**run.sh**
```bash
#!/bin/bash
# the make line also repeats each setting of config.mk as NAME=value (left out here)
make -C /OpenROAD-flow-scripts/flow DESIGN_CONFIG=/design/flow/config.mk WORK_HOME=/design/flow/orfs CLKGATE_MAP_FILE= finish
```
**config.mk**
```make
export PLATFORM = sky130hd
export DESIGN_NAME = top
export DESIGN_NICKNAME = top
export VERILOG_FILES = /design/flow/design.v
export SDC_FILE = /design/flow/constraint.sdc
export NUM_CORES = 4
export LEC_CHECK = 0
export ABC_AREA = 1
export CAP_MARGIN = 40
export CORE_ASPECT_RATIO = 0.91
export CORE_MARGIN = 2
export CORE_UTILIZATION = 72
export CTS_CLUSTER_SIZE = 25
export HOLD_SLACK_MARGIN = 0.3
export PLACE_DENSITY = 0.35
export SETUP_SLACK_MARGIN = 1.0
export SLEW_MARGIN = 20
```
**constraint.sdc**
```tcl
create_clock -name core_clock -period 3.43 [get_ports {clk}]
set_input_delay 0.6860 -clock core_clock [delete_from_list [all_inputs] [get_ports {clk}]]
set_output_delay 0.6860 -clock core_clock [all_outputs]
set_load 0.01 [all_outputs]
```
**design.v**
```verilog
module two(clk, rst_n, in, valid_in, last_in, out, valid_out, last_out, ready);
	input wire clk, rst_n;
	input wire [32-1:0] in;
	input wire valid_in, last_in;
	output reg [32-1:0] out;
	output reg valid_out, last_out;
	output wire ready;
	reg [32-1:0] buff;
parameter [1:0] IDLE = 2'b00, S0 = 2'b01, S1 = 2'b10, S2 = 2'b11;
	reg [1:0] state;
	reg delay_last;
	wire we;
	wire S0_enable;
	wire S1_enable;
	wire S2_enable;
	wire S0toS1;
	wire S1toS2;
	wire S2toS1, S2toIDLE;
always @(posedge clk) begin
	if (!rst_n) begin
		state <= IDLE;
	end else begin
		case (state)
		IDLE : begin
			if (valid_in) begin
				state <= S0;
			end else begin
				state <= IDLE;
			end
		end
		S0 : begin
			if (S0toS1) begin
				state <= S1;
			end else begin
				state <= S0;
			end
		end
		S1 : begin
			if (S1toS2) begin
				state <= S2;
			end else begin
				state <= S1;
			end
		end
		S2 : begin
			if (S2toIDLE) begin
				state <= IDLE;
			end else if (S2toS1) begin
				state <= S1;
			end else begin
				state <= S2;
			end
		end
		endcase
	end
end
always @(posedge clk) begin
	if (!rst_n) begin
		buff <= 0;
		valid_out <= 0;
		last_out <= 0;
	end else begin
		if (S0_enable) begin
			buff <= in;
			valid_out <= 0;
			last_out <= 0;
		end else if (S1_enable) begin
			out <= (in > buff) ? in : buff;
			valid_out <= 1;
			last_out <= 0;
			buff <= (in > buff) ? buff : in;
		end else if (S2_enable) begin
			out <= buff;
			valid_out <= 1;
			last_out <= (S2toIDLE) ? 1 : 0;
			buff <= (we) ? in : buff;
		end else begin
			valid_out <= 0;
			last_out <= 0;
		end
	end
end
always @(posedge clk) begin
	if (!rst_n) begin
		delay_last <= 0;
	end else begin
		if (last_in) begin
			delay_last <= 1;
		end else if (S2toIDLE) begin
			delay_last <= 0;
		end else begin
			delay_last <= 0;
		end
	end
end
assign ready = (state != IDLE) & valid_in;
assign we = ready;
assign S0_enable = (state == S0) & we;
assign S1_enable = (state == S1) & we;
assign S2_enable = (state == S2);
assign S0toS1 = (state == S0) & we;
assign S1toS2 = (state == S1) & we;
assign S2toS1 = (state == S2) & we & !delay_last;
assign S2toIDLE = (state == S2) & delay_last;
endmodule
module four(clk, rst_n, in, valid_in, last_in, out, valid_out, last_out);
	input wire clk, rst_n;
	input wire [32-1:0] in;
	input wire valid_in, last_in;
	output reg [32-1:0] out;
	output reg valid_out, last_out;
	reg [32-1:0] fifo [4-1:0];
	reg [2-1:0] head;
	reg [1-1:0] tail0, tail1;
parameter [2:0] S0 = 3'b001, S1 = 3'b010, S2 = 3'b011, S3 = 3'b100, S4 = 3'b101;
	reg [2:0] state;
	reg delay_last;
	wire we;	 
	wire S0_enable, S1_enable, S2_enable, S3_enable, S4_enable;
	wire S0toS1;
	wire S1toS2, S1toS3;
	wire S2toS3, S2toS4;
	wire S3toS1, S3toS0;
	wire S4toS1, S4toS0;
	wire [32-1:0] mem0, mem1, mem2, mem3;
always @(posedge clk) begin
	if (!rst_n) begin
		state <= S0;
	end else begin
		case (state)
		S0 : begin
			if (S0toS1) begin
				state <= S1;
			end else begin
				state <= S0;
			end
		end
		S1 : begin
			if (S1toS2) begin
				state <= S2;
			end else if (S1toS3) begin
				state <= S3;
			end else begin
				state <= S1;
			end
		end
		S2 : begin
			if (S2toS3) begin
				state <= S3;
			end else if (S2toS4) begin
				state <= S4;
			end else begin
				state <= S2;
			end
		end
		S3 : begin
			if (S3toS1) begin
				state <= S1;
			end else if (S3toS0) begin
				state <= S0;
			end else begin
				state <= S3;
			end
		end
		S4 : begin
			if (S4toS1) begin
				state <= S1;
			end else if (S4toS0) begin
				state <= S0;
			end else begin
				state <= S4;
			end
		end
		endcase
	end
end
always @(posedge clk) begin
	if (!rst_n) begin
		head <= 0;
		tail0 <= 0;
		tail1 <= 0;
		valid_out <= 0;
		last_out <= 0;
	end else begin
		if (S0_enable) begin
			fifo[head] <= in;
			head <= head + 1;
		end
		else if (S1_enable) begin
			fifo[head] <= (in > fifo[tail0]) ? fifo[tail0] : in;
			out <= (in > fifo[tail0]) ? in : fifo[tail0];
			valid_out <= 1;
			last_out <= 0;
			head <= head + 1;
			tail0 <= (in > fifo[tail0]) ? tail0 : tail0 + 1;
			tail1 <= (in > fifo[tail0]) ? tail1 + 1 : tail1;
		end
		else if (S2_enable) begin
			fifo[head] <= in;
			out <= (fifo[tail1+2] > fifo[tail0]) ? fifo[tail1+2] : fifo[tail0];
			valid_out <= 1;
			last_out <= 0;
			head <= (we) ? head + 1 : head;
			tail0 <= (fifo[tail1+2] > fifo[tail0]) ? tail0 : tail0 + 1;
			tail1 <= (fifo[tail1+2] > fifo[tail0]) ? tail1 + 1 : tail1;
		end
		else if (S3_enable) begin
			fifo[head] <= in;
			out <= fifo[tail0];
			valid_out <= 1;
			last_out <= (S3toS0) ? 1 : 0;
			head <= (we && !delay_last) ? head + 1 : head;
			tail0 <= tail0 + 1;
		end
		else if (S4_enable) begin
			fifo[head] <= in;
			out <= fifo[tail1+2];
			valid_out <= 1;
			last_out <= (S4toS0) ? 1 : 0;
			head <= (we && !delay_last) ? head + 1 : head;
			tail1 <= tail1 + 1;
		end
		else begin
			valid_out <= 0;
			last_out <= 0;
		end
	end
end
always @(posedge clk) begin
	if (!rst_n) begin
		delay_last <= 0;
	end else begin
		if (last_in) begin
			delay_last <= 1;
		end else if (S3toS0 || S4toS0) begin
			delay_last <= 0;
		end else begin
			delay_last <= delay_last;
		end
	end
end
assign we = valid_in;
assign S0_enable = we & (state == S0);
assign S1_enable = (state == S1);
assign S2_enable = (state == S2);
assign S3_enable = (state == S3);
assign S4_enable = (state == S4);
assign S0toS1 = (state == S0) & (head == 1);
assign S1toS2 = (state == S1) & !(in > fifo[tail0]);
assign S1toS3 = (state == S1) & (in > fifo[tail0]) & (tail1 == 1);
assign S2toS3 = (state == S2) & (fifo[tail1+2] > fifo[tail0]) & (tail1 == 1);
assign S2toS4 = (state == S2) & !(fifo[tail1+2] > fifo[tail0]) & (tail0 == 1);
assign S3toS1 = (state == S3) & (tail0 == 1) & !delay_last;
assign S3toS0 = (state == S3) & (tail0 == 1) & delay_last;
assign S4toS1 = (state == S4) & (tail1 == 1) & !delay_last;
assign S4toS0 = (state == S4) & (tail1 == 1) & delay_last;
assign mem0 = fifo[0];
assign mem1 = fifo[1];
assign mem2 = fifo[2];
assign mem3 = fifo[3];
endmodule
module eight(clk, rst_n, in, valid_in, last_in, out, valid_out, last_out);
	input wire clk, rst_n;
	input wire [32-1:0] in;
	input wire valid_in, last_in;
	output reg [32-1:0] out;
	output reg valid_out, last_out;
	reg [32-1:0] fifo [8-1:0];
	reg [3-1:0] head;
	reg [2-1:0] tail0, tail1;
parameter [2:0] S0 = 3'b001, S1 = 3'b010, S2 = 3'b011, S3 = 3'b100, S4 = 3'b101;
	reg [2:0] state;
	reg delay_last;
	wire we;	 
	wire S0_enable, S1_enable, S2_enable, S3_enable, S4_enable;
	wire S0toS1;
	wire S1toS2, S1toS3;
	wire S2toS3, S2toS4;
	wire S3toS1, S3toS0;
	wire S4toS1, S4toS0;
	wire [32-1:0] mem0, mem1, mem2, mem3, mem4, mem5, mem6, mem7;
always @(posedge clk) begin
	if (!rst_n) begin
		state <= S0;
	end else begin
		case (state)
		S0 : begin
			if (S0toS1) begin
				state <= S1;
			end else begin
				state <= S0;
			end
		end
		S1 : begin
			if (S1toS2) begin
				state <= S2;
			end else if (S1toS3) begin
				state <= S3;
			end else begin
				state <= S1;
			end
		end
		S2 : begin
			if (S2toS3) begin
				state <= S3;
			end else if (S2toS4) begin
				state <= S4;
			end else begin
				state <= S2;
			end
		end
		S3 : begin
			if (S3toS1) begin
				state <= S1;
			end else if (S3toS0) begin
				state <= S0;
			end else begin
				state <= S3;
			end
		end
		S4 : begin
			if (S4toS1) begin
				state <= S1;
			end else if (S4toS0) begin
				state <= S0;
			end else begin
				state <= S4;
			end
		end
		endcase
	end
end
always @(posedge clk) begin
	if (!rst_n) begin
		head <= 0;
		tail0 <= 0;
		tail1 <= 0;
		valid_out <= 0;
		last_out <= 0;
	end else begin
		if (S0_enable) begin
			fifo[head] <= in;
			head <= head + 1;
		end
		else if (S1_enable) begin
			fifo[head] <= (in > fifo[tail0]) ? fifo[tail0] : in;
			out <= (in > fifo[tail0]) ? in : fifo[tail0];
			valid_out <= 1;
			last_out <= 0;
			head <= head + 1;
			tail0 <= (in > fifo[tail0]) ? tail0 : tail0 + 1;
			tail1 <= (in > fifo[tail0]) ? tail1 + 1 : tail1;
		end
		else if (S2_enable) begin
			fifo[head] <= in;
			out <= (fifo[tail1+4] > fifo[tail0]) ? fifo[tail1+4] : fifo[tail0];
			valid_out <= 1;
			last_out <= 0;
			head <= (we) ? head + 1 : head;
			tail0 <= (fifo[tail1+4] > fifo[tail0]) ? tail0 : tail0 + 1;
			tail1 <= (fifo[tail1+4] > fifo[tail0]) ? tail1 + 1 : tail1;
		end
		else if (S3_enable) begin
			fifo[head] <= in;
			out <= fifo[tail0];
			valid_out <= 1;
			last_out <= (S3toS0) ? 1 : 0;
			head <= (we && !delay_last) ? head + 1 : head;
			tail0 <= tail0 + 1;
		end
		else if (S4_enable) begin
			fifo[head] <= in;
			out <= fifo[tail1+4];
			valid_out <= 1;
			last_out <= (S4toS0) ? 1 : 0;
			head <= (we && !delay_last) ? head + 1 : head;
			tail1 <= tail1 + 1;
		end
		else begin
			valid_out <= 0;
			last_out <= 0;
		end
	end
end
always @(posedge clk) begin
	if (!rst_n) begin
		delay_last <= 0;
	end else begin
		if (last_in) begin
			delay_last <= 1;
		end else if (S3toS0 || S4toS0) begin
			delay_last <= 0;
		end else begin
			delay_last <= delay_last;
		end
	end
end
assign we = valid_in;
assign S0_enable = we & (state == S0);
assign S1_enable = (state == S1);
assign S2_enable = (state == S2);
assign S3_enable = (state == S3);
assign S4_enable = (state == S4);
assign S0toS1 = (state == S0) & (head == 3);
assign S1toS2 = (state == S1) & !(in > fifo[tail0]);
assign S1toS3 = (state == S1) & (in > fifo[tail0]) & (tail1 == 3);
assign S2toS3 = (state == S2) & (fifo[tail1+4] > fifo[tail0]) & (tail1 == 3);
assign S2toS4 = (state == S2) & !(fifo[tail1+4] > fifo[tail0]) & (tail0 == 3);
assign S3toS1 = (state == S3) & (tail0 == 3) & !delay_last;
assign S3toS0 = (state == S3) & (tail0 == 3) & delay_last;
assign S4toS1 = (state == S4) & (tail1 == 3) & !delay_last;
assign S4toS0 = (state == S4) & (tail1 == 3) & delay_last;
assign mem0 = fifo[0];
assign mem1 = fifo[1];
assign mem2 = fifo[2];
assign mem3 = fifo[3];
assign mem4 = fifo[4];
assign mem5 = fifo[5];
assign mem6 = fifo[6];
assign mem7 = fifo[7];
endmodule
module steen(clk, rst_n, in, valid_in, last_in, out, valid_out, last_out);
	input wire clk, rst_n;
	input wire [32-1:0] in;
	input wire valid_in, last_in;
	output reg [32-1:0] out;
	output reg valid_out, last_out;
	reg [32-1:0] fifo [16-1:0];
	reg [4-1:0] head;
	reg [3-1:0] tail0, tail1;
parameter [2:0] S0 = 3'b001, S1 = 3'b010, S2 = 3'b011, S3 = 3'b100, S4 = 3'b101;
	reg [2:0] state;
	reg delay_last;
	wire we;	 
	wire S0_enable, S1_enable, S2_enable, S3_enable, S4_enable;
	wire S0toS1;
	wire S1toS2, S1toS3;
	wire S2toS3, S2toS4;
	wire S3toS1, S3toS0;
	wire S4toS1, S4toS0;
	wire [32-1:0] mem0, mem1, mem2, mem3, mem4, mem5, mem6, mem7;
always @(posedge clk) begin
	if (!rst_n) begin
		state <= S0;
	end else begin
		case (state)
		S0 : begin
			if (S0toS1) begin
				state <= S1;
			end else begin
				state <= S0;
			end
		end
		S1 : begin
			if (S1toS2) begin
				state <= S2;
			end else if (S1toS3) begin
				state <= S3;
			end else begin
				state <= S1;
			end
		end
		S2 : begin
			if (S2toS3) begin
				state <= S3;
			end else if (S2toS4) begin
				state <= S4;
			end else begin
				state <= S2;
			end
		end
		S3 : begin
			if (S3toS1) begin
				state <= S1;
			end else if (S3toS0) begin
				state <= S0;
			end else begin
				state <= S3;
			end
		end
		S4 : begin
			if (S4toS1) begin
				state <= S1;
			end else if (S4toS0) begin
				state <= S0;
			end else begin
				state <= S4;
			end
		end
		endcase
	end
end
always @(posedge clk) begin
	if (!rst_n) begin
		head <= 0;
		tail0 <= 0;
		tail1 <= 0;
		valid_out <= 0;
		last_out <= 0;
	end else begin
		if (S0_enable) begin
			fifo[head] <= in;
			head <= head + 1;
		end
		else if (S1_enable) begin
			fifo[head] <= (in > fifo[tail0]) ? fifo[tail0] : in;
			out <= (in > fifo[tail0]) ? in : fifo[tail0];
			valid_out <= 1;
			last_out <= 0;
			head <= head + 1;
			tail0 <= (in > fifo[tail0]) ? tail0 : tail0 + 1;
			tail1 <= (in > fifo[tail0]) ? tail1 + 1 : tail1;
		end
		else if (S2_enable) begin
			fifo[head] <= in;
			out <= (fifo[tail1+8] > fifo[tail0]) ? fifo[tail1+8] : fifo[tail0];
			valid_out <= 1;
			last_out <= 0;
			head <= (we) ? head + 1 : head;
			tail0 <= (fifo[tail1+8] > fifo[tail0]) ? tail0 : tail0 + 1;
			tail1 <= (fifo[tail1+8] > fifo[tail0]) ? tail1 + 1 : tail1;
		end
		else if (S3_enable) begin
			fifo[head] <= in;
			out <= fifo[tail0];
			valid_out <= 1;
			last_out <= (S3toS0) ? 1 : 0;
			head <= (we && !delay_last) ? head + 1 : head;
			tail0 <= tail0 + 1;
		end
		else if (S4_enable) begin
			fifo[head] <= in;
			out <= fifo[tail1+8];
			valid_out <= 1;
			last_out <= (S4toS0) ? 1 : 0;
			head <= (we && !delay_last) ? head + 1 : head;
			tail1 <= tail1 + 1;
		end
		else begin
			valid_out <= 0;
			last_out <= 0;
		end
	end
end
always @(posedge clk) begin
	if (!rst_n) begin
		delay_last <= 0;
	end else begin
		if (last_in) begin
			delay_last <= 1;
		end else if (S3toS0 || S4toS0) begin
			delay_last <= 0;
		end else begin
			delay_last <= delay_last;
		end
	end
end
assign we = valid_in;
assign S0_enable = we & (state == S0);
assign S1_enable = (state == S1);
assign S2_enable = (state == S2);
assign S3_enable = (state == S3);
assign S4_enable = (state == S4);
assign S0toS1 = (state == S0) & (head == 7);
assign S1toS2 = (state == S1) & !(in > fifo[tail0]);
assign S1toS3 = (state == S1) & (in > fifo[tail0]) & (tail1 == 7);
assign S2toS3 = (state == S2) & (fifo[tail1+8] > fifo[tail0]) & (tail1 == 7);
assign S2toS4 = (state == S2) & !(fifo[tail1+8] > fifo[tail0]) & (tail0 == 7);
assign S3toS1 = (state == S3) & (tail0 == 7) & !delay_last;
assign S3toS0 = (state == S3) & (tail0 == 7) & delay_last;
assign S4toS1 = (state == S4) & (tail1 == 7) & !delay_last;
assign S4toS0 = (state == S4) & (tail1 == 7) & delay_last;
assign mem0 = fifo[0];
assign mem1 = fifo[1];
assign mem2 = fifo[2];
assign mem3 = fifo[3];
assign mem4 = fifo[4];
assign mem5 = fifo[5];
assign mem6 = fifo[6];
assign mem7 = fifo[7];
endmodule
module thtwo(clk, rst_n, in, valid_in, last_in, out, valid_out, last_out);
	input wire clk, rst_n;
	input wire [32-1:0] in;
	input wire valid_in, last_in;
	output reg [32-1:0] out;
	output reg valid_out, last_out;
	reg [32-1:0] fifo [32-1:0];
	reg [5-1:0] head;
	reg [4-1:0] tail0, tail1;
parameter [2:0] S0 = 3'b001, S1 = 3'b010, S2 = 3'b011, S3 = 3'b100, S4 = 3'b101;
	reg [2:0] state;
	reg delay_last;
	wire we;	 
	wire S0_enable, S1_enable, S2_enable, S3_enable, S4_enable;
	wire S0toS1;
	wire S1toS2, S1toS3;
	wire S2toS3, S2toS4;
	wire S3toS1, S3toS0;
	wire S4toS1, S4toS0;
	wire [32-1:0] mem0, mem1, mem2, mem3, mem4, mem5, mem6, mem7;
always @(posedge clk) begin
	if (!rst_n) begin
		state <= S0;
	end else begin
		case (state)
		S0 : begin
			if (S0toS1) begin
				state <= S1;
			end else begin
				state <= S0;
			end
		end
		S1 : begin
			if (S1toS2) begin
				state <= S2;
			end else if (S1toS3) begin
				state <= S3;
			end else begin
				state <= S1;
			end
		end
		S2 : begin
			if (S2toS3) begin
				state <= S3;
			end else if (S2toS4) begin
				state <= S4;
			end else begin
				state <= S2;
			end
		end
		S3 : begin
			if (S3toS1) begin
				state <= S1;
			end else if (S3toS0) begin
				state <= S0;
			end else begin
				state <= S3;
			end
		end
		S4 : begin
			if (S4toS1) begin
				state <= S1;
			end else if (S4toS0) begin
				state <= S0;
			end else begin
				state <= S4;
			end
		end
		endcase
	end
end
always @(posedge clk) begin
	if (!rst_n) begin
		head <= 0;
		tail0 <= 0;
		tail1 <= 0;
		valid_out <= 0;
		last_out <= 0;
	end else begin
		if (S0_enable) begin
			fifo[head] <= in;
			head <= head + 1;
		end
		else if (S1_enable) begin
			fifo[head] <= (in > fifo[tail0]) ? fifo[tail0] : in;
			out <= (in > fifo[tail0]) ? in : fifo[tail0];
			valid_out <= 1;
			last_out <= 0;
			head <= head + 1;
			tail0 <= (in > fifo[tail0]) ? tail0 : tail0 + 1;
			tail1 <= (in > fifo[tail0]) ? tail1 + 1 : tail1;
		end
		else if (S2_enable) begin
			fifo[head] <= in;
			out <= (fifo[tail1+16] > fifo[tail0]) ? fifo[tail1+16] : fifo[tail0];
			valid_out <= 1;
			last_out <= 0;
			head <= (we) ? head + 1 : head;
			tail0 <= (fifo[tail1+16] > fifo[tail0]) ? tail0 : tail0 + 1;
			tail1 <= (fifo[tail1+16] > fifo[tail0]) ? tail1 + 1 : tail1;
		end
		else if (S3_enable) begin
			fifo[head] <= in;
			out <= fifo[tail0];
			valid_out <= 1;
			last_out <= (S3toS0) ? 1 : 0;
			head <= (we && !delay_last) ? head + 1 : head;
			tail0 <= tail0 + 1;
		end
		else if (S4_enable) begin
			fifo[head] <= in;
			out <= fifo[tail1+16];
			valid_out <= 1;
			last_out <= (S4toS0) ? 1 : 0;
			head <= (we && !delay_last) ? head + 1 : head;
			tail1 <= tail1 + 1;
		end
		else begin
			valid_out <= 0;
			last_out <= 0;
		end
	end
end
always @(posedge clk) begin
	if (!rst_n) begin
		delay_last <= 0;
	end else begin
		if (last_in) begin
			delay_last <= 1;
		end else if (S3toS0 || S4toS0) begin
			delay_last <= 0;
		end else begin
			delay_last <= delay_last;
		end
	end
end
assign we = valid_in;
assign S0_enable = we & (state == S0);
assign S1_enable = (state == S1);
assign S2_enable = (state == S2);
assign S3_enable = (state == S3);
assign S4_enable = (state == S4);
assign S0toS1 = (state == S0) & (head == 15);
assign S1toS2 = (state == S1) & !(in > fifo[tail0]);
assign S1toS3 = (state == S1) & (in > fifo[tail0]) & (tail1 == 15);
assign S2toS3 = (state == S2) & (fifo[tail1+16] > fifo[tail0]) & (tail1 == 15);
assign S2toS4 = (state == S2) & !(fifo[tail1+16] > fifo[tail0]) & (tail0 == 15);
assign S3toS1 = (state == S3) & (tail0 == 15) & !delay_last;
assign S3toS0 = (state == S3) & (tail0 == 15) & delay_last;
assign S4toS1 = (state == S4) & (tail1 == 15) & !delay_last;
assign S4toS0 = (state == S4) & (tail1 == 15) & delay_last;
assign mem0 = fifo[0];
assign mem1 = fifo[1];
assign mem2 = fifo[2];
assign mem3 = fifo[3];
assign mem4 = fifo[4];
assign mem5 = fifo[5];
assign mem6 = fifo[6];
assign mem7 = fifo[7];
endmodule
module top(clk, rst_n, in, valid_in, last_in, out, valid_out, last_out, ready);
	input wire clk, rst_n;
	input wire [32-1:0] in;
	input wire valid_in, last_in;
	output wire [32-1:0] out;
	output wire valid_out, last_out;
	output wire ready;
	wire [32-1:0] out0, out1, out2, out3;
	wire valid_out0, valid_out1, valid_out2, valid_out3;
	wire last_out0, last_out1, last_out2, last_out3;
two tw0(.clk(clk), .rst_n(rst_n), .in(in), .valid_in(valid_in), .last_in(last_in), .out(out0), .valid_out(valid_out0), .last_out(last_out0), .ready(ready));
four f0(.clk(clk), .rst_n(rst_n), .in(out0), .valid_in(valid_out0), .last_in(last_out0), .out(out1), .valid_out(valid_out1), .last_out(last_out1));
eight e0(.clk(clk), .rst_n(rst_n), .in(out1), .valid_in(valid_out1), .last_in(last_out1), .out(out2), .valid_out(valid_out2), .last_out(last_out2));
steen s0(.clk(clk), .rst_n(rst_n), .in(out2), .valid_in(valid_out2), .last_in(last_out2), .out(out3), .valid_out(valid_out3), .last_out(last_out3));
thtwo t0(.clk(clk), .rst_n(rst_n), .in(out3), .valid_in(valid_out3), .last_in(last_out3), .out(out), .valid_out(valid_out), .last_out(last_out));
endmodule
```
==> metrics.csv, run 1 <==
metric,value,unit
outcome,"complete, but fails checks",
failed_checks,setup timing,
fmax,229,MHz
final.fill_count,5716,
pwr-share-seq,55.3,%
synth_area,0.0964,sq mm
nets,9765,
dieArea,0.137,sq mm
regArea,0.0648,sq mm
ys_ff,2193,
synth_stat.cells,8550,
critPathMaxStageDelay,0.49,ns
yosys-stat-area,0.0964,sq mm
cpMaxStageDelayCell,dfxtp_4,
top_area_cell,edfxtp_1,
clkTransAtPathRegs,0.06,ns
core_area,0.133,sq mm
swShare,20.2,%
cts_tree,yes,
grt_overflow_total,0,
yosys_warnings,5,
dieWidth,388,um
placed_area,0.108,sq mm
antenna_left,0,
p_comb_share,1.3,%
first_iter_violations,12837,
final_util,88.3,%
power_density,444,mW/mm^2
synth-edff-count,2080,
hold_path_class,input port to register,
cts_root_buf,clkbuf_16,
dpl.hpwl,190000,um
worst-path-stages,21,
crit_family,simple AND/OR/NAND/NOR gates,
ys_sh_aoi,11.6,%
ir_drop,0.568,mV
clock_power_share,43.4,%
ys_types,56,
syn_inst,8550,
path_buffers,9,
required,4.01,ns
cp.arrival,4.94,ns
intPower,0.0418,W
grt_antenna_before_repair,11,
yosys.area_share.adder,4.04,%
yosys-top-cells-area,"edfxtp_1 65%, nand2_1 5.6%, o21ai_0 5.1%",
hold_violations,0,
drt-wirelength-per-cell,28.6,um
finalClockSkew,0.0326,ns
fp_util,72.3,%
die_height,353,um
pwr.group.clock,0.0227,W
layout_setup_ws,-0.929,ns
rsz0062_at_grt,true,
postSynthSeqShare,67.1,%
cap_violations,0,
syn_nets,8897,
drc_errors,0,
crit_fanout,16,
r2r_cells,21,
top_area_share,64.8,%
ys_sh_simple,13.1,%
min_period_over_period,127,%
timing.critical_path.mode_cell,buf_12,
place.gp.congestion,0.999,
logic_family,simple AND/OR/NAND/NOR gates,
grt_pass1_wl,454000,um
worst-r2r-setup-slack,-0.93,ns
vias,78551,
top_cell,edfxtp_1,
dp_slack,-0.777,ns
p_total,0.0523,W
cts_buffers,203,
powerComb,0.000659,W
tightest_slew,0.872,ns
clock_sinks,2193,
fin_area,0.118,sq mm
setup_viol,1934,
async_reset_ff_share,0,%
viasPerCell,6.92,
rows,128,
holdCritStartpoint,rst_n,
logic_area,0.0302,sq mm
max_slew_margin,40.4,%
synth.top_cells.by_count,"2080 x edfxtp_1, 1443 x nand2_1, 1134 x nor2_1",
grt_max_degree,65,
yosys_most_used_dff,edfxtp_1,
cts_htree_levels,4,
avgSynthCellArea,11.3,sq um
cp-endpoint,s0.fifo[13][20],
maxPowerGroup,sequential cells,
holdPathStages,3,
r2r-end,s0.fifo[13][20],
insertion_delay,0.85,ns
drt-total-wl,325000,um
area_growth,22.2,%
leakagePower,44.2,nW
drv_slew,0,
crit_type,register to register,
synthMuxAreaShare,0.0104,%
fin_crit,4.36,ns
drt_first_pass_iters,13,
end_kind,register,
grt_pass1_vias,74247,
cp-start-kind,register,
warning_count,41,
port_buffers,70,
power.switching,0.0106,W
hold_end,t0.valid_out,
cts_buffer_depth,3,
cp_cell_sequence,"buf_12, buf_6, nor2_1, o32ai_2, inv_1, o21ai_1, buf_4, inv_2, ha_4, nand4_1, nor3b_4, nand2_1, nand2_2, nand3_4, nor3_4, buf_12, buf_12, buf_4, buf_12, nand2_1, o21ai_4",
ios,71,
pwr.group.sequential,0.0290,W
grt_usage,44.6,%
whs,0.394,ns
xor_share,0.0363,%
[metal layers]
layer,track usage [%],up-vias,wire length [um]
li1,-,32579,-
met1,56.7,36582,102000
met2,68.9,7575,145000
met3,10.6,1799,48100
met4,30.1,16,29300
met5,0,-,242
[layout make-up]
| cell class | instances | area share, % |
|---|---|---|
| inverter | 532 | 1.75 |
| timing repair buffer | 1111 | 10.1 |
| clock buffer | 263 | 4.61 |
| multi-input combinational | 5374 | 25.7 |
| sequential | 2193 | 55.0 |
| timing repair inverter | 3 | 0.0244 |
| clock inverter | 115 | 1.01 |
| tap | 1755 | 1.86 |
| antenna | 4 | 0.00850 |
[per-stage QoR]
step                      instances  setup TNS (ns)
after CTS                     11258        -1009.27
after floorplan                8550          -12.17
after global routing          11346        -1405.12
after detailed placement      10824        -1089.33
final                         11350        -1199.92
after global placement        10823         -959.30
[timing repair]
item,CTS,global route
hold buffers,1,0
gates cloned,27,42
setup buffers,28,45
hold endpoints to repair,4,0
setup endpoints to repair,3904,3953
pin swaps,27,76
resized,113,253
==> inputs of run 2 (changes only) <==
- ABC_AREA: 1 -> not set
- CAP_MARGIN: 40 -> 20
- CORE_ASPECT_RATIO: 0.91 -> not set
- CORE_UTILIZATION: 72 -> 40
- CTS_CLUSTER_SIZE: 25 -> not set
- HOLD_SLACK_MARGIN: 0.3 -> not set
- PLACE_DENSITY: 0.35 -> not set
- SETUP_SLACK_MARGIN: 1.0 -> not set
- clock period: 3.43 -> 9.1 ns (I/O delays scaled with it)
==> metrics.csv, run 2 <==
metric,value,unit,change
required,9.81,ns,+5.80 ns
cp-endpoint,t0.fifo[16][6],,
drv_slew,0,,unchanged
fin_tns_setup,0,ns,+1199.92 ns
pwr-share-seq,53.4,%,-1.9 points
yosys-top-cells-area,"edfxtp_1 67%, mux4_2 12%, ha_1 4.1%",,
yosys_warnings,5,,unchanged
power_density,193,mW/mm^2,-57%
cpMaxStageDelayCell,dfxtp_4,,
r2r_cells,14,,-33%
postSynthSeqShare,69.0,%,+1.8 points
cts_tree,yes,,
drt_first_pass_iters,6,,-7
rsz0062_at_grt,false,,
hold_path_class,register to register,,
swShare,20.9,%,+0.70 points
final_util,45.7,%,-43 points
synth-edff-count,2080,,unchanged
pwr.group.sequential,0.0110,W,-62%
ys_sh_simple,3.74,%,-9.3 points
grt_pass1_wl,349000,um,-23%
first_iter_violations,4723,,-63%
power.switching,0.00431,W,-59%
crit_family,AND-OR/OR-AND gates,,
min_period_over_period,70.6,%,-56 points
r2r-end,t0.fifo[16][6],,
fmax,156,MHz,-32%
grt_usage,20.1,%,-24 points
postCtsSetupRepairBufs,0,,-100%
cts_resized,0,,-100%
cts_buffers,219,,+7.9%
drc_errors,0,,unchanged
cp-start-kind,register,,
cap_violations,0,,unchanged
clock_power_share,44.0,%,+0.6 points
dieArea,0.239,sq mm,+74%
async_reset_ff_share,0,%,unchanged
path_buffers,4,,-5
crit_type,register to register,,
crit_fanout,63,,+47
port_buffers,70,,unchanged
clock_sinks,2193,,unchanged
top_cell,edfxtp_1,,
hold_violations,0,,unchanged
holdPathStages,2,,-1
tightest_slew,1.09,ns,+0.221 ns
timing.critical_path.mode_cell,buf_4,,
setup_viol,0,,-100%
synth_area,0.0939,sq mm,-2.7%
worst-path-stages,14,,-33%
xor_share,0.0933,%,+0.057 points
leakagePower,34.5,nW,-22%
holdCritStartpoint,tw0.buff[15],,
fin_crit,6.42,ns,+2.07 ns
grt_pass1_vias,49570,,-33%
warning_count,36,,-12%
syn_inst,5194,,-39%
nets,5729,,-41%
ir_drop,0.166,mV,-71%
fp_util,40.3,%,-32 points
synth_stat.cells,5194,,-39%
ios,71,,unchanged
grt_overflow_total,0,,unchanged
synth.top_cells.by_count,"2080 x edfxtp_1, 512 x mux4_2, 311 x ha_1",,
max_slew_margin,27.2,%,-13 points
top_area_cell,edfxtp_1,,
maxPowerGroup,sequential cells,,
rows,177,,+38%
yosys_most_used_dff,edfxtp_1,,
insertion_delay,0.88,ns,+0.03 ns
critPathMaxStageDelay,1.01,ns,+0.52 ns
hold_end,tw0.buff[15],,
area_growth,13.4,%,
synthMuxAreaShare,16.8,%,+17 points
cp_cell_sequence,"buf_4, mux4_2, mux4_2, inv_1, ha_1, and4_1, and4bb_1, a211o_1, o22ai_1, o21ai_1, or2_2, buf_4, o21ai_1, buf_4",,
drt-total-wl,241000,um,-26%
vias,49682,,-37%
busiest_layer,met2,,
grt_antenna_before_repair,4,,-7
cts_htree_levels,4,,unchanged
ys_sh_aoi,4.39,%,-7.2 points
drt-wirelength-per-cell,27.6,um,-3.3%
whs,0.473,ns,+0.0791 ns
intPower,0.0163,W,-61%
dieWidth,488,um,+26%
dpl.hpwl,144000,um,-24%
finalClockSkew,0.0863,ns,+0.0537 ns
cp.arrival,7.14,ns,+2.20 ns
ctsHoldBuffers,0,,-1
die_height,488,um,+38%
place.gp.congestion,0.843,,-16%
logic_family,multiplexers,,
top_area_share,66.5,%,+1.8 points
clkTransAtPathRegs,0.06,ns,about the same
pwr.group.clock,0.00906,W,-60%
syn_nets,5541,,-38%
globalRouteMet3Util,3.04,%,-7.5 points
p_comb_share,2.5,%,+1.2 points
met2_usage,32.6,%,-36 points
worst-r2r-setup-slack,2.68,ns,+3.60 ns
viasPerCell,5.71,,-18%
ys_types,81,,+45%
core_area,0.233,sq mm,+75%
grt_max_degree,83,,+28%
ys_ff,2193,,unchanged
powerComb,0.000520,W,
yosys.area_share.adder,4.15,%,+0.11 points
end_kind,register,,
gr-usage-met1,27.6,%,-29 points
antenna_left,0,,unchanged
cts_buffer_depth,3,,unchanged
avgSynthCellArea,18.1,sq um,+60%
yosys-stat-area,0.0939,sq mm,-2.7%
outcome,finished clean,,
cts_root_buf,clkbuf_16,,
-- run 2: layout make-up --
class                      count  area, sq um
sequential                  2193        64800
clock buffer                 270         5800
fill                       19804       127000
timing repair buffer         221         1900
multi-input combinational   2579        27900
inverter                     168          631
antenna                        2         5.00
clock inverter               138         1490
tap                         3132         3920
-- run 2: through the flow --
step	power, W	worst slack [ns]	instances	area [sq um]
after CTS	0.0207	2.67	8700	106000
final	0.0206	2.68	8703	106000
after floorplan	0.0115	3.26	5194	93900
after global routing	0.0212	2.30	8702	106000
after detailed placement	0.0117	2.70	8292	99100
after global placement	0.0117	2.76	8292	99100
-- run 2: per-layer routing --
metal	wire length (um)	up-vias
met1	102000	26153
met4	8790	4
met2	116000	1683
li1	-	21460
met3	14300	382
met5	25	-
==> inputs of run 3 (changes only) <==
- CORE_UTILIZATION: 40 -> 66
- clock period: 9.1 -> 4.15 ns (I/O delays scaled with it)
==> metrics.csv, run 3 <==
metric,value,unit,change
nets,6297,,+9.9%
cts_buffer_depth,3,,unchanged
core_area,0.141,sq mm,-39%
die_height,381,um,-22%
tightest_slew,1.08,ns,-0.00996 ns
fin_area,0.112,sq mm,+5.3%
fin_crit,4.66,ns,-1.77 ns
postSynthSeqShare,69.0,%,unchanged
yosys_most_used_dff,edfxtp_1,,
cts_root_buf,clkbuf_16,,
yosys-stat-area,0.0939,sq mm,unchanged
yosys_warnings,5,,unchanged
grt_max_degree,85,,+2.4%
pwr.group.sequential,0.0241,W,+120%
failed_checks,setup timing,,
final.fill_count,7287,,-63%
synth-edff-count,2080,,unchanged
clock_power_share,42.9,%,-1.1 points
antenna_left,0,,unchanged
finalClockSkew,0.0293,ns,-0.0570 ns
holdCritStartpoint,rst_n,,
drc_errors,0,,unchanged
r2r-end,t0.fifo[15][3],,
yosys.area_share.adder,4.15,%,unchanged
avgSynthCellArea,18.1,sq um,unchanged
instances_no_fill,8020,,-7.8%
synthMuxAreaShare,16.8,%,unchanged
syn_inst,5194,,unchanged
place.gp.congestion,0.888,,+5.3%
fmax,215,MHz,+38%
dieWidth,381,um,-22%
min_period_over_period,112,%,+42 points
insertion_delay,0.86,ns,-0.02 ns
powerComb,0.00126,W,+140%
swShare,20.6,%,-0.36 points
power.switching,0.00913,W,+110%
dpl.hpwl,151000,um,+5.0%
power_density,396,mW/mm^2,+100%
leakagePower,37.9,nW,+10%
drt-wirelength-per-cell,32.5,um,+17%
outcome,"complete, but fails checks",,
synth_area,0.0939,sq mm,unchanged
hold_path_class,input port to register,,
top_area_cell,edfxtp_1,,
p_comb_share,2.8,%,+0.3 points
syn_nets,5541,,unchanged
crit_type,register to register,,
required,4.85,ns,-4.96 ns
setup_viol,1645,,+1645
worst-r2r-setup-slack,-0.51,ns,-3.18 ns
cp_cell_sequence,"buf_12, buf_4, mux4_2, mux4_2, inv_1, ha_1, nand4_1, and4bb_2, buf_6, a211o_1, o22ai_2, o21ai_2, or2_4, buf_6, buf_12, buf_6, o21ai_4, buf_12, clkbuf_16",,
worst-path-stages,19,,+5
ios,71,,unchanged
cts_tree,yes,,
ir_drop,0.440,mV,+170%
ys_sh_simple,3.74,%,unchanged
path_buffers,9,,+5
critPathMaxStageDelay,0.54,ns,-0.47 ns
crit_fanout,8,,-87%
fin_tns_setup,-523.74,ns,-523.74 ns
first_iter_violations,8048,,+70%
hold_violations,0,,unchanged
placed_area,0.103,sq mm,+3.8%
cp-endpoint,t0.fifo[15][3],,
cts_buffers,210,,-4.1%
cts_htree_levels,4,,unchanged
cp.arrival,5.36,ns,-1.78 ns
rsz0062_at_grt,true,,
vias,55031,,+11%
grt_usage,35.5,%,+15 points
port_buffers,70,,unchanged
grt_overflow_total,0,,unchanged
top_cell,edfxtp_1,,
rows,138,,-22%
viasPerCell,6.86,,+20%
intPower,0.0352,W,+120%
end_kind,register,,
top_area_share,66.5,%,unchanged
synth.top_cells.by_count,"2080 x edfxtp_1, 512 x mux4_2, 311 x ha_1",,
grt_pass1_wl,371000,um,+6.3%
drt-total-wl,260000,um,+8.2%
regArea,0.0648,sq mm,about the same
ys_ff,2193,,unchanged
grt_antenna_before_repair,4,,unchanged
layout_setup_ws,-0.507,ns,-3.18 ns
logic_family,multiplexers,,
area_growth,19.4,%,
ys_sh_aoi,4.39,%,unchanged
ys_types,81,,unchanged
synth_stat.cells,5194,,unchanged
clkTransAtPathRegs,0.06,ns,about the same
cpMaxStageDelayCell,mux4_2,,
holdPathStages,2,,unchanged
clock_sinks,2193,,unchanged
dieArea,0.145,sq mm,-39%
crit_family,buffers and inverters,,
logic_area,0.0289,sq mm,+3.6%
maxPowerGroup,sequential cells,,
xor_share,0.0933,%,unchanged
async_reset_ff_share,0,%,unchanged
max_slew_margin,27.8,%,+0.66 points
warning_count,41,,+14%
final_util,79.2,%,+34 points
drv_slew,0,,unchanged
numPlacedInstances,7497,,-9.6%
hold_end,e0.state[4],,
pwr.group.clock,0.0190,W,+110%
yosys-top-cells-area,"edfxtp_1 67%, mux4_2 12%, ha_1 4.1%",,
whs,0.401,ns,-0.0722 ns
pwr-share-seq,54.3,%,+0.9 points
fp_util,66.4,%,+26 points
drt_first_pass_iters,8,,+2
cp-start-kind,register,,
grt_pass1_vias,54326,,+9.6%
r2r_cells,19,,+5
cap_violations,0,,unchanged
## run 3: metal layers
metal | share of wire (%) | routed length (um) | global-route usage (%)
met1 | 39 | 100000 | 51.3
met2 | 47 | 122000 | 55.6
met3 | 11 | 27800 | 6.64
met4 | 3.8 | 9950 | 12.0
met5 | 0.010 | 27 | 0
## run 3: repair_timing
item,in CTS,in global routing
cloned,19,23
pin swaps,21,23
hold buffers,0,0
gates resized,79,86
setup buffers,39,55
endpoints found under the setup margin,1647,1924
## run 3: final cells by class
cell class                 count  share of cell area [%]
sequential                  2193                    57.8
antenna                        1                 0.00223
clock inverter               123                    1.14
multi-input combinational   2594                    25.8
clock buffer                 268                    4.93
inverter                     168                   0.563
tap                         1890                    2.11
timing repair buffer         783                    7.67
## run 3: stage by stage
stage	setup slack [ns]	total power, W
floorplan	-0.688	0.0253
global placement	-0.410	0.0258
detailed placement	-0.501	0.0258
CTS	-0.335	0.0444
global route	-0.586	0.0454
finish	-0.507	0.0444
==> inputs of run 4 (changes only) <==
- ABC_AREA: not set -> 1
- CAP_MARGIN: 20 -> 10
- CORE_ASPECT_RATIO: not set -> 0.5
- CORE_UTILIZATION: 66 -> 72
- CTS_CLUSTER_SIZE: not set -> 59
- PLACE_DENSITY_LB_ADDON: not set -> 0.02
- SETUP_SLACK_MARGIN: not set -> 1.21
==> metrics.csv, run 4 <==
metric,value,unit,change
dieArea,0.137,sq mm,-5.6%
cp.arrival,5.28,ns,-0.08 ns
r2r-end,t0.fifo[21][1],,
cp-start-kind,register,,
worst-r2r-setup-slack,-0.55,ns,-0.05 ns
timing.critical_path.mode_cell,nand2_2,,
logic_family,simple AND/OR/NAND/NOR gates,,
maxPowerGroup,sequential cells,,
synth.top_cells.by_count,"2080 x edfxtp_1, 1443 x nand2_1, 1134 x nor2_1",,
top_cell,edfxtp_1,,
pwr.group.sequential,0.0239,W,about the same
tightest_slew,0.935,ns,-0.147 ns
intPower,0.0334,W,-5.3%
drv_slew,0,,unchanged
hold_path_class,register to register,,
final_util,85.8,%,+6.6 points
ios,71,,unchanged
antenna_left,0,,unchanged
failed_checks,setup timing,,
dpl.hpwl,161000,um,+6.1%
drt-wirelength-per-cell,28.5,um,-12%
place.gp.congestion,0.970,,+9.3%
postSynthSeqShare,67.1,%,-1.8 points
ys_types,56,,-31%
insertion_delay,0.86,ns,about the same
die_height,263,um,-31%
cap_violations,0,,unchanged
final.fill_count,6180,,-15%
cts_htree_levels,4,,unchanged
critPathMaxStageDelay,0.51,ns,-0.03 ns
syn_nets,8897,,+61%
fp_util,72.9,%,+6.6 points
finalClockSkew,0.0494,ns,+0.0201 ns
drt-total-wl,310000,um,+19%
cts_tree,yes,,
yosys_most_used_dff,edfxtp_1,,
async_reset_ff_share,0,%,unchanged
syn_inst,8550,,+65%
pwr.group.clock,0.0174,W,-8%
synth_stat.cells,8550,,+65%
grt_pass1_wl,423000,um,+14%
cp_cell_sequence,"buf_4, buf_16, o21ai_0, o22ai_1, o211ai_1, nand2_1, inv_2, ha_4, nand2_2, nor2_4, nand2_2, buf_4, a21oi_1, nor2_1, nand2_2, nand2_2, nor2_4, nand3_4, buf_6, buf_16, nand2_1, o21ai_4, buf_12",,
cpMaxStageDelayCell,o211ai_1,,
end_kind,register,,
grt_overflow_total,0,,unchanged
dieWidth,522,um,+37%
fmax,213,MHz,-0.97%
required,4.73,ns,-0.12 ns
ir_drop,0.428,mV,-2.7%
core_area,0.132,sq mm,-6.5%
max_slew_margin,37.5,%,+9.7 points
clock_power_share,41.7,%,-1.2 points
leakagePower,41.4,nW,+9.1%
port_buffers,70,,unchanged
holdCritStartpoint,tw0.last_out,,
p_total,0.0419,W,-5.6%
nets,9276,,+47%
hold_end,f0.delay_last,,
ys_sh_simple,13.1,%,+9.3 points
viasPerCell,7.01,,+2.1%
worst-path-stages,23,,+4
power_density,369,mW/mm^2,-6.8%
grt_max_degree,143,,+68%
whs,0.436,ns,+0.0347 ns
cts_buffers,186,,-11%
pwr-share-seq,57.2,%,+2.9 points
rsz0062_at_grt,true,,
cts_buffer_depth,4,,+1
avgSynthCellArea,11.3,sq um,-38%
xor_share,0.0363,%,-0.057 points
fin_area,0.113,sq mm,+1.2%
top_area_share,64.8,%,-1.8 points
yosys-stat-area,0.0964,sq mm,+2.7%
top_area_cell,edfxtp_1,,
synthMuxAreaShare,0.0104,%,-17 points
p_comb_share,1.2,%,-1.6 points
drt_first_pass_iters,22,,+14
synth_area,0.0964,sq mm,+2.7%
rows,94,,-32%
powerComb,0.000495,W,-61%
grt_pass1_vias,69167,,+27%
vias,76077,,+38%
synth-edff-count,2080,,unchanged
grt_usage,41.2,%,+5.7 points
fin_crit,4.70,ns,+0.0457 ns
cp-endpoint,t0.fifo[21][1],,
crit_fanout,27,,+19
yosys-top-cells-area,"edfxtp_1 65%, nand2_1 5.6%, o21ai_0 5.1%",,
grt_antenna_before_repair,10,,+6
setup_viol,1070,,-35%
placed_area,0.102,sq mm,-0.34%
ctsHoldBuffers,0,,unchanged
swShare,20.3,%,-0.31 points
min_period_over_period,113,%,+1.1 points
ys_ff,2193,,unchanged
area_growth,17.6,%,
power.switching,0.00849,W,-7.1%
yosys_warnings,5,,unchanged
outcome,"complete, but fails checks",,
drc_errors,0,,unchanged
crit_type,register to register,,
r2r_cells,23,,+4
hold_violations,0,,unchanged
layout_setup_ws,-0.553,ns,-0.0457 ns
warning_count,40,,-2.4%
first_iter_violations,13701,,+70%
clkTransAtPathRegs,0.07,ns,about the same
crit_family,simple AND/OR/NAND/NOR gates,,
yosys.area_share.adder,4.04,%,-0.11 points
clock_sinks,2193,,unchanged
ys_sh_aoi,11.6,%,+7.2 points
path_buffers,7,,-2
cts_root_buf,clkbuf_16,,
holdPathStages,2,,unchanged
-- run 4: cell type report --
cell class / count / area (sq um) / area share, %
well taps: 1776 / 2220 / 1.96
clock inverters: 98 / 877 / 0.773
diodes: 3 / 7.51 / 0.00662
multi-input cells: 5390 / 30900 / 27.3
repair inverters: 1 / 16.3 / 0.0143
flip-flops and latches: 2193 / 64800 / 57.1
clock buffers: 236 / 4910 / 4.33
repair buffers: 625 / 7610 / 6.71
inverters: 532 / 2070 / 1.82
-- run 4: per-stage QoR --
step / worst slack, ns / TNS [ns] / std cells
global route: -0.428 / -298.52 / 10851
floorplan: 0.695 / 0 / 8550
finish: -0.553 / -407.21 / 10854
detailed placement: -0.234 / -110.59 / 10301
CTS: -0.0167 / -0.258 / 10721
global placement: -0.00203 / -0.0281 / 10301
-- run 4: layer usage --
layer	vias up	GRT usage [%]	routed length (um)
met4	12	21.1	24600
li1	31633	-	-
met5	-	0	134
met3	1815	9.91	47400
met1	35437	55.4	100000
met2	7180	63.5	137000
-- run 4: timing repair --
item / CTS / global route
endpoints found under the hold margin: 0 / 0
resized: 202 / 283
endpoints found under the setup margin: 2190 / 2658
cloned: 51 / 45
pin swaps: 65 / 106
setup buffers: 35 / 85
==> inputs of run 5 (changes only) <==
- CAP_MARGIN: 10 -> 0
- CORE_ASPECT_RATIO: 0.5 -> 0.91
- CTS_CLUSTER_SIZE: 59 -> 14
- HOLD_SLACK_MARGIN: not set -> 0.3
- SETUP_SLACK_MARGIN: 1.21 -> 0.36
- clock period: 4.15 -> 3.43 ns (I/O delays scaled with it)
==> metrics.csv, run 5 <==
metric,value,unit,change
outcome,"complete, but fails checks",,
failed_checks,setup timing,,
cts_buffer_depth,3,,-1
maxPowerGroup,sequential cells,,
clock_sinks,2193,,unchanged
tightest_slew,1.06,ns,+0.124 ns
rsz0062_at_grt,true,,
setup_viol,1994,,+86%
crit_type,register to register,,
drc_errors,0,,unchanged
synth-edff-count,2080,,unchanged
grt_usage,46.5,%,+5.3 points
p_comb_share,1.3,%,about the same
top_cell,edfxtp_1,,
yosys.area_share.adder,4.04,%,unchanged
timing.critical_path.mode_cell,buf_12,,
grt_overflow_total,0,,unchanged
drt-total-wl,346000,um,+12%
yosys_most_used_dff,edfxtp_1,,
avgSynthCellArea,11.3,sq um,unchanged
cp-endpoint,t0.out[31],,
die_height,353,um,+34%
cp_cell_sequence,"buf_12, buf_6, buf_12, buf_8, buf_12, o21ai_1, o221ai_2, nand3_1, nand2_1, inv_2, buf_4, ha_1, nand4_1, nor3_4, buf_6, buf_4, nand3b_1, nand2_1, inv_2, nand2_4, buf_12, nand3_1, nand3_1, nand2_1",,
top_area_cell,edfxtp_1,,
max_slew_margin,29.1,%,-8.4 points
end_kind,register,,
fin_crit,4.89,ns,+0.188 ns
pwr.group.sequential,0.0290,W,+21%
cap_violations,0,,unchanged
dieWidth,388,um,-26%
clock_power_share,43.8,%,+2.1 points
area_growth,21.8,%,
clkTransAtPathRegs,0.07,ns,about the same
cp.arrival,5.47,ns,+0.19 ns
logic_family,simple AND/OR/NAND/NOR gates,,
ys_sh_simple,13.1,%,unchanged
grt_pass1_wl,470000,um,+11%
top_area_share,64.8,%,unchanged
hold_end,tw0.delay_last,,
power.switching,0.0109,W,+29%
insertion_delay,0.89,ns,+0.03 ns
path_buffers,11,,+4
grt_max_degree,65,,-55%
critPathMaxStageDelay,0.44,ns,-0.07 ns
cts_root_buf,clkbuf_16,,
power_density,449,mW/mm^2,+22%
holdCritStartpoint,last_in,,
worst-path-stages,24,,+4.3%
leakagePower,44.1,nW,+6.5%
swShare,20.7,%,+0.41 points
required,4.01,ns,-0.72 ns
intPower,0.0418,W,+25%
ios,71,,unchanged
crit_family,simple AND/OR/NAND/NOR gates,,
synth_stat.cells,8550,,unchanged
first_iter_violations,17125,,+25%
fmax,204,MHz,-3.8%
yosys_warnings,5,,unchanged
hold_violations,0,,unchanged
postSynthSeqShare,67.1,%,unchanged
synthMuxAreaShare,0.0104,%,unchanged
r2r-end,t0.out[31],,
dpl.hpwl,191000,um,+19%
cts_htree_levels,4,,unchanged
worst-r2r-setup-slack,-1.46,ns,-0.91 ns
ys_ff,2193,,unchanged
r2r_cells,24,,+4.3%
hold_path_class,input port to register,,
drt_first_pass_iters,10,,-55%
cts_tree,yes,,
powerComb,0.000673,W,+36%
cts_buffers,205,,+10%
rows,128,,+36%
grt_pass1_vias,75582,,+9.3%
warning_count,39,,-2.5%
drt-wirelength-per-cell,30.4,um,+6.6%
pwr.group.clock,0.0231,W,+33%
fin_tns_setup,-1581.17,ns,-1173.96 ns
grt_antenna_before_repair,16,,+6
layout_setup_ws,-1.46,ns,-0.908 ns
finalClockSkew,0.0643,ns,+0.0149 ns
yosys-top-cells-area,"edfxtp_1 65%, nand2_1 5.6%, o21ai_0 5.1%",,
vias,81412,,+7.0%
ys_types,56,,unchanged
pwr-share-seq,54.9,%,-2.3 points
core_area,0.133,sq mm,+0.92%
drv_slew,0,,unchanged
synth_area,0.0964,sq mm,unchanged
final_util,88.0,%,+2.3 points
async_reset_ff_share,0,%,unchanged
min_period_over_period,143,%,+29 points
syn_inst,8550,,unchanged
crit_fanout,15,,-44%
cpMaxStageDelayCell,nand4_1,,
fp_util,72.3,%,-0.66 points
ys_sh_aoi,11.6,%,unchanged
yosys-stat-area,0.0964,sq mm,unchanged
viasPerCell,7.16,,+2.2%
place.gp.congestion,1.01,,+4.4%
xor_share,0.0363,%,unchanged
synth.top_cells.by_count,"2080 x edfxtp_1, 1443 x nand2_1, 1134 x nor2_1",,
syn_nets,8897,,unchanged
nets,9784,,+5.5%
antenna_left,0,,unchanged
cp-start-kind,register,,
holdPathStages,3,,+1
port_buffers,70,,unchanged
dieArea,0.137,sq mm,-0.13%
ir_drop,0.584,mV,+36%
[run 5: cell type report]
| class | count | area (sq um) |
|---|---|---|
| diodes | 6 | 15.0 |
| multi-input cells | 5388 | 30100 |
| clock inverters | 102 | 1020 |
| repair buffers | 1117 | 11800 |
| inverters | 532 | 2030 |
| well taps | 1755 | 2200 |
| flip-flops and latches | 2193 | 64800 |
| fillers | 5629 | 16000 |
| clock buffers | 277 | 5600 |
[run 5: timing repair]
| action | CTS | global route |
|---|---|---|
| endpoints found under the setup margin | 2089 | 2093 |
| hold endpoints to repair | 1 | 0 |
| buffers inserted | 72 | 50 |
| cloned | 33 | 35 |
| pin swaps | 59 | 75 |
| hold buffers | 1 | 0 |
| gates resized | 148 | 184 |
[run 5: stage by stage]
step	setup WS [ns]	std cells	hold WS, ns	power [W]	cell area [sq um]
after floorplan	-0.358	8550	0.415	0.0299	97100
after global placement	-0.760	10794	0.468	0.0302	107000
after detailed placement	-0.909	10794	0.476	0.0302	107000
after CTS	-0.762	11279	0.436	0.0522	116000
after global routing	-1.37	11364	0.456	0.0535	117000
final	-1.46	11370	0.455	0.0528	117000
[run 5: metal layers]
| layer | track usage (%) | share of wire [%] | vias to the layer above |
|---|---|---|---|
| met5 | 0 | 0.031 | - |
| met1 | 62.2 | 32 | 37537 |
| met2 | 68.4 | 42 | 8885 |
| met3 | 15.3 | 18 | 2324 |
| met4 | 25.2 | 8.0 | 16 |
| li1 | - | - | 32650 |
==> inputs of run 6 (changes only) <==
- ABC_AREA: 1 -> not set
- CAP_MARGIN: 0 -> 30
- CORE_ASPECT_RATIO: 0.91 -> 1.03
- CORE_UTILIZATION: 72 -> 43
- CTS_CLUSTER_DIAMETER: not set -> 112
- CTS_CLUSTER_SIZE: 14 -> not set
- HOLD_SLACK_MARGIN: 0.3 -> not set
- MAX_ROUTING_LAYER: not set -> met5
- PLACE_DENSITY_LB_ADDON: 0.02 -> 0.28
- SETUP_SLACK_MARGIN: 0.36 -> 1.21
- clock period: 3.43 -> 5.64 ns (I/O delays scaled with it)
==> metrics.csv, run 6 <==
metric,value,unit,change
outcome,finished clean,,
hold_end,tw0.buff[17],,
logic_area,0.0291,sq mm,-3.3%
ir_drop,0.322,mV,-45%
ys_sh_aoi,4.39,%,-7.2 points
synthMuxAreaShare,16.8,%,+17 points
yosys_warnings,5,,unchanged
final_util,51.5,%,-37 points
cp-endpoint,t0.fifo[23][20],,
tightest_slew,1.01,ns,-0.0511 ns
drt-total-wl,253000,um,-27%
powerComb,0.000872,W,+30%
timing.critical_path.mode_cell,buf_12,,
fp_util,43.1,%,-29 points
avgSynthCellArea,18.1,sq um,+60%
ios,71,,unchanged
cts_buffer_depth,3,,unchanged
grt_usage,22.5,%,-24 points
cp.arrival,5.56,ns,+0.09 ns
top_layer,met4,,
pwr.group.clock,0.0153,W,-34%
ctsHoldBuffers,0,,-1
dieWidth,464,um,+20%
placed_area,0.101,sq mm,-6.1%
synth_stat.cells,5194,,-39%
r2r_cells,19,,-21%
top_cell,edfxtp_1,,
hold_path_class,register to register,,
yosys.area_share.adder,4.15,%,+0.11 points
critPathMaxStageDelay,0.55,ns,+0.11 ns
max_slew_margin,32.6,%,+3.5 points
first_iter_violations,5656,,-67%
drt-wirelength-per-cell,28.8,um,-5.4%
cts_htree_levels,4,,unchanged
worst-r2r-setup-slack,0.78,ns,+2.24 ns
grt_overflow_total,0,,unchanged
grt_max_degree,102,,+57%
maxPowerGroup,sequential cells,,
crit_type,register to register,,
core_area,0.218,sq mm,+63%
drt_first_pass_iters,6,,-4
grt_pass1_vias,51845,,-31%
postSynthSeqShare,69.0,%,+1.8 points
hold_violations,0,,unchanged
pwr-share-seq,52.3,%,-2.6 points
finalClockSkew,0.102,ns,+0.0378 ns
fin_tns_setup,0,ns,+1581.17 ns
clkTransAtPathRegs,0.06,ns,about the same
dpl.hpwl,155000,um,-19%
ys_sh_simple,3.74,%,-9.3 points
ys_ff,2193,,unchanged
required,6.34,ns,+2.33 ns
yosys_most_used_dff,edfxtp_1,,
insertion_delay,0.93,ns,+0.04 ns
dieArea,0.222,sq mm,+62%
grt_pass1_wl,363000,um,-23%
power.switching,0.00706,W,-35%
syn_nets,5541,,-38%
cts_buffers,221,,+7.8%
cts_tree,yes,,
die_height,478,um,+35%
synth_area,0.0939,sq mm,-2.7%
min_period_over_period,86.2,%,-56 points
holdPathStages,2,,-1
dr_wl_met2,123000,um,-16%
cp-start-kind,register,,
vias,51892,,-36%
end_kind,register,,
crit_family,buffers and inverters,,
final.fill_count,17245,,+210%
rows,174,,+36%
fmax,206,MHz,+0.65%
yosys-stat-area,0.0939,sq mm,-2.7%
leakagePower,37.1,nW,-16%
crit_fanout,8,,-7
swShare,20.8,%,+0.14 points
wl_met3,17100,um,-73%
place.gp.congestion,0.874,,-14%
syn_inst,5194,,-39%
antenna_left,0,,unchanged
worst-path-stages,19,,-21%
r2r-end,t0.fifo[23][20],,
clock_sinks,2193,,unchanged
power_density,302,mW/mm^2,-33%
path_buffers,10,,-1
fin_crit,4.86,ns,-0.0314 ns
xor_share,0.0933,%,+0.057 points
pwr.group.sequential,0.0177,W,-39%
async_reset_ff_share,0,%,unchanged
logic_family,multiplexers,,
cpMaxStageDelayCell,mux4_2,,
area_growth,19.4,%,
grt_antenna_before_repair,2,,-14
cp_cell_sequence,"buf_16, buf_12, buf_12, mux4_2, mux4_2, inv_2, ha_4, nand4_1, buf_4, a2111oi_2, buf_4, o31a_1, o21ai_4, or2_4, buf_12, buf_16, o21ai_4, buf_6, clkbuf_16",,
clock_power_share,45.1,%,+1.3 points
nets,6046,,-38%
holdCritStartpoint,tw0.buff[17],,
intPower,0.0268,W,-36%
port_buffers,70,,unchanged
fin_area,0.112,sq mm,-4.6%
warning_count,40,,+2.6%
synth.top_cells.by_count,"2080 x edfxtp_1, 512 x mux4_2, 311 x ha_1",,
drv_slew,0,,unchanged
viasPerCell,5.90,,-18%
wl_met1,103000,um,-5.5%
top_area_cell,edfxtp_1,,
cts_root_buf,clkbuf_16,,
ys_types,81,,+45%
p_comb_share,2.6,%,+1.3 points
cap_violations,0,,unchanged
top_area_share,66.5,%,+1.8 points
regArea,0.0648,sq mm,about the same
synth-edff-count,2080,,unchanged
whs,0.468,ns,+0.0128 ns
rsz0062_at_grt,true,,
drc_errors,0,,unchanged
setup_viol,0,,-100%
yosys-top-cells-area,"edfxtp_1 67%, mux4_2 12%, ha_1 4.1%",,
-- run 6: area by class of cell --
class                      instances  share of cell area, %
inverter                         168                  0.578
clock buffer                     275                   5.19
tap                             2904                   3.24
multi-input combinational       2596                   25.9
sequential                      2193                   57.8
antenna                            1                0.00223
clock inverter                   141                   1.66
timing repair buffer             519                   5.59
-- run 6: layer usage --
metal  GRT usage [%]  up-vias
li1                -    22176
met1            30.5    27178
met2            36.9     2089
met3            3.31      449
met4            8.40        0
met5               0        -
-- run 6: what timing repair did --
item / in CTS / in global routing
pin swaps: 32 / 24
hold endpoints to repair: 0 / 0
buffers inserted: 122 / 43
setup endpoints to repair: 1918 / 1971
gates cloned: 39 / 16
resized: 245 / 82
-- run 6: stage by stage --
step | power (W) | cells | setup WS, ns
3_5_place_dp | 0.0189 | 8158 | 0.276
5_1_grt | 0.0349 | 8797 | 0.776
4_1_cts | 0.0341 | 8735 | 0.920
2_1_floorplan | 0.0186 | 5194 | 0.504
3_3_place_gp | 0.0189 | 8157 | 0.275
6_report | 0.0339 | 8797 | 0.781
==> inputs of run 7 (changes only) <==
- CAP_MARGIN: 30 -> 40
- CORE_ASPECT_RATIO: 1.03 -> not set
- CORE_UTILIZATION: 43 -> 40
- CTS_CLUSTER_DIAMETER: 112 -> not set
- GPL_ROUTABILITY_DRIVEN: not set -> 0
- MAX_ROUTING_LAYER: met5 -> not set
- PLACE_DENSITY_LB_ADDON: 0.28 -> not set
- SETUP_SLACK_MARGIN: 1.21 -> not set
- TNS_END_PERCENT: not set -> 70
- clock period: 5.64 -> 8.0 ns (I/O delays scaled with it)
==> metrics.csv, run 7 <==
metric,value,unit,change
postCtsSetupRepairBufs,0,,-100%
yosys-top-cells-area,"edfxtp_1 67%, mux4_2 12%, ha_1 4.1%",,
min_period_over_period,74.0,%,-12 points
grt_max_degree,78,,-24%
required,8.71,ns,+2.37 ns
fmax,169,MHz,-18%
holdCritStartpoint,tw0.buff[19],,
synth-edff-count,2080,,unchanged
grt_pass1_wl,351000,um,-3.4%
clock_power_share,44.1,%,-1.0 points
ir_drop,0.245,mV,-24%
postSynthSeqShare,69.0,%,unchanged
cap_violations,0,,unchanged
synth_area,0.0939,sq mm,unchanged
ys_sh_aoi,4.39,%,unchanged
max_slew_margin,32.8,%,+0.23 points
hold_violations,0,,unchanged
yosys.area_share.adder,4.15,%,unchanged
maxPowerGroup,sequential cells,,
xor_share,0.0933,%,unchanged
top_area_share,66.5,%,unchanged
holdPathStages,2,,unchanged
vias,50039,,-3.6%
warning_count,35,,-13%
synthMuxAreaShare,16.8,%,unchanged
critPathMaxStageDelay,0.86,ns,+0.31 ns
drt-total-wl,242000,um,-4.4%
crit_family,AND-OR/OR-AND gates,,
top_cell,edfxtp_1,,
outcome,finished clean,,
grt_antenna_before_repair,3,,+1
cpMaxStageDelayCell,dfxtp_4,,
power_density,219,mW/mm^2,-28%
leakagePower,34.8,nW,-6.2%
powerComb,0.000599,W,-31%
async_reset_ff_share,0,%,unchanged
port_buffers,70,,unchanged
ys_sh_simple,3.74,%,unchanged
intPower,0.0185,W,-31%
r2r_cells,15,,-4
first_iter_violations,4940,,-13%
grt_overflow_total,0,,unchanged
top_area_cell,edfxtp_1,,
fp_util,40.3,%,-2.8 points
yosys-stat-area,0.0939,sq mm,unchanged
end_kind,register,,
drv_slew,0,,unchanged
finalClockSkew,0.0918,ns,-0.0103 ns
cp-start-kind,register,,
drt_first_pass_iters,6,,unchanged
cts_buffer_depth,3,,unchanged
cp_cell_sequence,"buf_4, mux4_2, mux4_2, inv_1, ha_1, a21oi_1, o21ai_0, a221oi_1, o22ai_1, o21ai_1, or2_2, buf_4, nand2_1, o21ai_1, buf_4",,
antenna_left,0,,unchanged
cp-endpoint,t0.fifo[31][6],,
pwr-share-seq,53.4,%,+1.1 points
yosys_warnings,5,,unchanged
rsz0062_at_grt,false,,
synth_stat.cells,5194,,unchanged
dp_slack,2.00,ns,+1.73 ns
r2r-end,t0.fifo[31][6],,
area_growth,14.2,%,
tightest_slew,1.01,ns,-0.00106 ns
p_comb_share,2.6,%,about the same
timing.critical_path.mode_cell,buf_4,,
dieArea,0.239,sq mm,+7.4%
clkTransAtPathRegs,0.06,ns,about the same
crit_fanout,52,,+44
yosys_most_used_dff,edfxtp_1,,
worst-r2r-setup-slack,2.08,ns,+1.30 ns
power.switching,0.00493,W,-30%
dieWidth,488,um,+5.2%
syn_nets,5541,,unchanged
hold_end,tw0.buff[19],,
pwr.group.clock,0.0103,W,-33%
rows,177,,+1.7%
cts_buffers,225,,+1.8%
viasPerCell,5.72,,-3.1%
setup_viol,0,,unchanged
worst-path-stages,15,,-4
path_buffers,4,,-6
drc_errors,0,,unchanged
cts_resized,0,,-100%
cp.arrival,6.63,ns,+1.07 ns
grt_pass1_vias,50114,,-3.3%
drt-wirelength-per-cell,27.7,um,-3.9%
dpl.hpwl,150000,um,-2.8%
ios,71,,unchanged
ys_ff,2193,,unchanged
hold_path_class,register to register,,
nets,5767,,-4.6%
cts_tree,yes,,
syn_inst,5194,,unchanged
avgSynthCellArea,18.1,sq um,unchanged
ys_types,81,,unchanged
fin_crit,5.92,ns,+1.06 ns
clock_sinks,2193,,unchanged
crit_type,register to register,,
insertion_delay,0.91,ns,-0.02 ns
grt_usage,20.2,%,-2.3 points
layout_setup_ws,2.08,ns,+1.30 ns
ctsHoldBuffers,0,,unchanged
pwr.group.sequential,0.0125,W,-29%
fin_tns_setup,0,ns,unchanged
cts_htree_levels,4,,unchanged
cts_root_buf,clkbuf_16,,
die_height,488,um,+2.1%
core_area,0.233,sq mm,+7.0%
logic_family,multiplexers,,
swShare,21.0,%,+0.18 points
final.fill_count,19771,,+15%
synth.top_cells.by_count,"2080 x edfxtp_1, 512 x mux4_2, 311 x ha_1",,
-- run 7: layout make-up --
class	count	area, sq um	area share (%)
timing repair buffer	253	2590	2.42
clock inverter	137	1410	1.31
inverter	168	631	0.589
sequential	2193	64800	60.4
clock buffer	288	5960	5.56
tap	3132	3920	3.66
antenna	2	5.00	0.00467
multi-input combinational	2579	27900	26.0
-- run 7: through the flow --
stage | instances | instance area (sq um) | util [%] | hold WS, ns | total power [W]
after CTS | 8744 | 107000 | 45.9 | 0.471 | 0.0237
after global routing | 8752 | 107000 | 46.0 | 0.484 | 0.0241
final | 8752 | 107000 | 46.0 | 0.467 | 0.0234
after floorplan | 5194 | 93900 | - | 0.434 | 0.0131
after global placement | 8297 | 99200 | 42.6 | 0.455 | 0.0133
after detailed placement | 8319 | 99700 | 42.8 | 0.461 | 0.0133
-- run 7: metal layers --
layer | global-route usage, % | up-vias | share of wire [%]
li1 | - | 21555 | -
met1 | 27.8 | 26405 | 42
met2 | 33.2 | 1746 | 49
met3 | 2.80 | 333 | 5.9
met4 | 6.33 | 0 | 3.0
met5 | 0 | - | 0
No activity file was given, so power comes from the tool's default toggle rates.
